==> inputs of build 82 <==
// atomik_top_parallel
module atomik_top_parallel #(
    parameter integer SYS_CLK_HZ = 94_500_000,
    parameter integer BAUD_RATE  = 115200,
    parameter integer N_BANKS    = 4
)(
    input  wire       sys_clk,
    input  wire       sys_rst_n,
    input  wire       uart_rx,
    output wire       uart_tx,
    output wire [5:0] led
);
make LEC_CHECK=0 ABC_AREA=1 CAP_MARGIN=15 CORE_MARGIN=2 CORE_UTILIZATION=72 CTS_CLUSTER_DIAMETER=28 CTS_CLUSTER_SIZE=14 PLACE_DENSITY_LB_ADDON=0.19 SETUP_SLACK_MARGIN=0.78 SLEW_MARGIN=20 finish   # period 3.19 ns
run.sh (not shown) runs the stock make flow with config.mk's settings and CLKGATE_MAP_FILE=.
==> trial 77: changes against build 82 <==
Settings changed: ABC_AREA 1 to not set, CAP_MARGIN 15 to 0, CORE_UTILIZATION 72 to 40, CTS_CLUSTER_DIAMETER 28 to not set, CTS_CLUSTER_SIZE 14 to not set, GPL_TIMING_DRIVEN set to 0, MAX_ROUTING_LAYER set to met4, PLACE_DENSITY set to 0.6, PLACE_DENSITY_LB_ADDON 0.19 to not set, SETUP_SLACK_MARGIN 0.78 to -0.21.
==> flow/constraint.sdc (replaced) <==
create_clock -name core_clock -period 10.2 [get_ports {sys_clk}]
set_input_delay 2.0400 -clock core_clock [delete_from_list [all_inputs] [get_ports {sys_clk}]]
set_output_delay 2.0400 -clock core_clock [all_outputs]
set_load 0.01 [all_outputs]
==> build 13: changes against build 82 <==
Settings changed: ABC_AREA 1 to not set, CAP_MARGIN 15 to 35, CELL_PAD_IN_SITES_DETAIL_PLACEMENT set to 0, CORE_UTILIZATION 72 to 61, CTS_CLUSTER_DIAMETER 28 to 266, CTS_CLUSTER_SIZE 14 to 29, GPL_ROUTABILITY_DRIVEN set to 1, PLACE_DENSITY_LB_ADDON 0.19 to not set, SETUP_SLACK_MARGIN 0.78 to -0.38.
==> flow/constraint.sdc (replaced) <==
create_clock -name core_clock -period 5.84 [get_ports {sys_clk}]
set_input_delay 1.1680 -clock core_clock [delete_from_list [all_inputs] [get_ports {sys_clk}]]
set_output_delay 1.1680 -clock core_clock [all_outputs]
set_load 0.01 [all_outputs]
==> impl_metrics.yaml <==
# generated from flow reports
pwr:
  powerClk_mw: 16.4
timing:
  finalSetupViolCount: 2
  layout_setup_ws_ns: -0.386
outcome:
  so_faults: "setup timing"
  status: "finished with violations"
clocking:
  clk_latency_ns: 0.78
  post-cts-setup-buffer-count: 66
floorplan:
  die_h_um: 229
  taps: 672
route:
  antennaDiodeCount: 5
(the above is from build 82)
==> impl_metrics.yaml <==
# generated from flow reports
clocking:
  clk_latency_ns: 0.64
  cts_resized: 0
outcome:
  status: "complete, no violations"
timing:
  layout_setup_ws_ns: 4.52
  finalSetupViolCount: 0
pwr:
  sw_frac_of_total_pct: 20.6
  powerClk_mw: 3.10
cells_and_area:
  final-clk-cell-share_pct: 7.31
route:
  wl_met1_um: 40200
(the above is from trial 77)
==> impl_metrics.yaml <==
# generated from flow reports
floorplan:
  die_h_um: 240
  taps: 748
timing:
  layout_setup_ws_ns: 0.764
  finalSetupViolCount: 0
clocking:
  clk_latency_ns: 0.63
  post-cts-setup-buffer-count: 0
pwr:
  powerClk_mw: 2.54
outcome:
  status: "complete, no violations"
place:
  place_area_sq_mm: 0.0346
route:
  antennaDiodeCount: 0
min_path:
  hold_class: "reg -> reg"
(the above is from build 13)

---

==> run a <==
atomik_top_parallel again, from the RTL that the note above started with.
Design atomik_top_parallel, start of the top module:
module atomik_top_parallel #(
    parameter integer SYS_CLK_HZ = 94_500_000,
    parameter integer BAUD_RATE  = 115200,
    parameter integer N_BANKS    = 4
)(
    input  wire       sys_clk,
    input  wire       sys_rst_n,
    input  wire       uart_rx,
    output wire       uart_tx,
    output wire [5:0] led
);
export LEC_CHECK = 0
export ABC_AREA = 1
export CAP_MARGIN = 40
export CELL_PAD_IN_SITES_DETAIL_PLACEMENT = 2
export CELL_PAD_IN_SITES_GLOBAL_PLACEMENT = 2
export CORE_MARGIN = 2
export CORE_UTILIZATION = 32
export CTS_CLUSTER_DIAMETER = 143
export GPL_TIMING_DRIVEN = 0
export MAX_ROUTING_LAYER = met4
export PLACE_DENSITY = 0.6
export SETUP_SLACK_MARGIN = -0.21
export SLEW_MARGIN = 20
create_clock -name core_clock -period 10.2 [get_ports {sys_clk}]
==> run b (differences from run a) <==
==> flow/config.mk (replaced) <==
export PLATFORM = sky130hd
export DESIGN_NAME = atomik_top_parallel
export DESIGN_NICKNAME = atomik_top_parallel
export VERILOG_FILES = /design/flow/design.v
export SDC_FILE = /design/flow/constraint.sdc
export NUM_CORES = 4
export LEC_CHECK = 0
export ABC_AREA = 1
export CAP_MARGIN = 0
export CELL_PAD_IN_SITES_DETAIL_PLACEMENT = 0
export CORE_ASPECT_RATIO = 0.88
export CORE_MARGIN = 2
export CORE_UTILIZATION = 72
export CTS_CLUSTER_DIAMETER = 27
export CTS_CLUSTER_SIZE = 29
export GPL_ROUTABILITY_DRIVEN = 1
export PLACE_DENSITY_LB_ADDON = 0.2
export SETUP_SLACK_MARGIN = 0.77
export SLEW_MARGIN = 40
==> flow/constraint.sdc (replaced) <==
create_clock -name core_clock -period 3.17 [get_ports {sys_clk}]
set_input_delay 0.6340 -clock core_clock [delete_from_list [all_inputs] [get_ports {sys_clk}]]
set_output_delay 0.6340 -clock core_clock [all_outputs]
set_load 0.01 [all_outputs]
==> run c (differences from run a) <==
==> flow/config.mk (replaced) <==
export PLATFORM = sky130hd
export DESIGN_NAME = atomik_top_parallel
export DESIGN_NICKNAME = atomik_top_parallel
export VERILOG_FILES = /design/flow/design.v
export SDC_FILE = /design/flow/constraint.sdc
export NUM_CORES = 4
export LEC_CHECK = 0
export ABC_AREA = 1
export CAP_MARGIN = 20
export CORE_MARGIN = 2
export CORE_UTILIZATION = 72
export CTS_CLUSTER_SIZE = 80
export SETUP_SLACK_MARGIN = 0.8
export SLEW_MARGIN = 20
==> flow/constraint.sdc (replaced) <==
create_clock -name core_clock -period 3.17 [get_ports {sys_clk}]
set_input_delay 0.6340 -clock core_clock [delete_from_list [all_inputs] [get_ports {sys_clk}]]
set_output_delay 0.6340 -clock core_clock [all_outputs]
set_load 0.01 [all_outputs]
==> metrics.txt <==
# HELP chip_impl_metric Yosys and OpenROAD flow results
# TYPE chip_impl_metric gauge
chip_impl_info{name="outcome",value="failed layout checks"} 1
chip_impl_info{name="so_faults",value="setup timing"} 1
chip_impl_metric{name="final_report_setup_violation_count",unit=""} 1
chip_impl_metric{name="hold_slack",unit="ns"} 0.2524
chip_impl_info{name="cp_common_cell",value="sky130_fd_sc_hd__buf_6"} 1
chip_impl_info{name="power-top-group",value="clock"} 1
chip_impl_metric{name="design.die.area",unit="sq mm"} 0.05255
chip_impl_metric{name="sequential_fraction_of_total_cell_area",unit=""} 0.4222
chip_impl_metric{name="dp.final_hpwl",unit="um"} 54980
chip_impl_metric{name="syn2layout_area_growth",unit="%"} 19.93
chip_impl_metric{name="worst_slack",unit="ns"} -0.06771
chip_impl_metric{name="power.share.clock",unit=""} 0.637
-- figures above: run b

==> metrics.txt <==
# HELP chip_impl_metric Yosys and OpenROAD flow results
# TYPE chip_impl_metric gauge
chip_impl_info{name="outcome",value="finished clean"} 1
chip_impl_metric{name="final_report_setup_violation_count",unit=""} 0
chip_impl_metric{name="dp.final_hpwl",unit="um"} 88100
chip_impl_info{name="cp_common_cell",value="sky130_fd_sc_hd__nand2_1"} 1
chip_impl_metric{name="hold_slack",unit="ns"} 0.2354
chip_impl_metric{name="power.share.clock",unit=""} 0.541
chip_impl_metric{name="worst_slack",unit="ns"} 4.990
chip_impl_info{name="power-top-group",value="clock"} 1
-- figures above: run a

==> metrics.txt <==
# HELP chip_impl_metric Yosys and OpenROAD flow results
# TYPE chip_impl_metric gauge
chip_impl_metric{name="sequential_fraction_of_total_cell_area",unit=""} 0.4521
chip_impl_metric{name="n_clock_buffer",unit=""} 127
chip_impl_metric{name="syn2layout_area_growth",unit="%"} 12.02
chip_impl_metric{name="power.share.clock",unit=""} 0.487
chip_impl_metric{name="final_report_setup_violation_count",unit=""} 0
chip_impl_metric{name="place_congestion",unit=""} 0.9078
chip_impl_metric{name="warning_count",unit=""} 39
chip_impl_metric{name="comb-cell-share",unit=""} 0.3830
chip_impl_metric{name="worst_slack",unit="ns"} 0.2587
chip_impl_metric{name="hold_slack",unit="ns"} 0.3231
chip_impl_metric{name="design.die.area",unit="sq mm"} 0.05254
chip_impl_metric{name="dp.final_hpwl",unit="um"} 55700
chip_impl_info{name="power-top-group",value="sequential cells"} 1
chip_impl_metric{name="timing.setup.tns",unit="ns"} 0
chip_impl_info{name="outcome",value="finished clean"} 1
-- figures above: run c

No activity file was given, so power comes from the tool's default toggle rates.
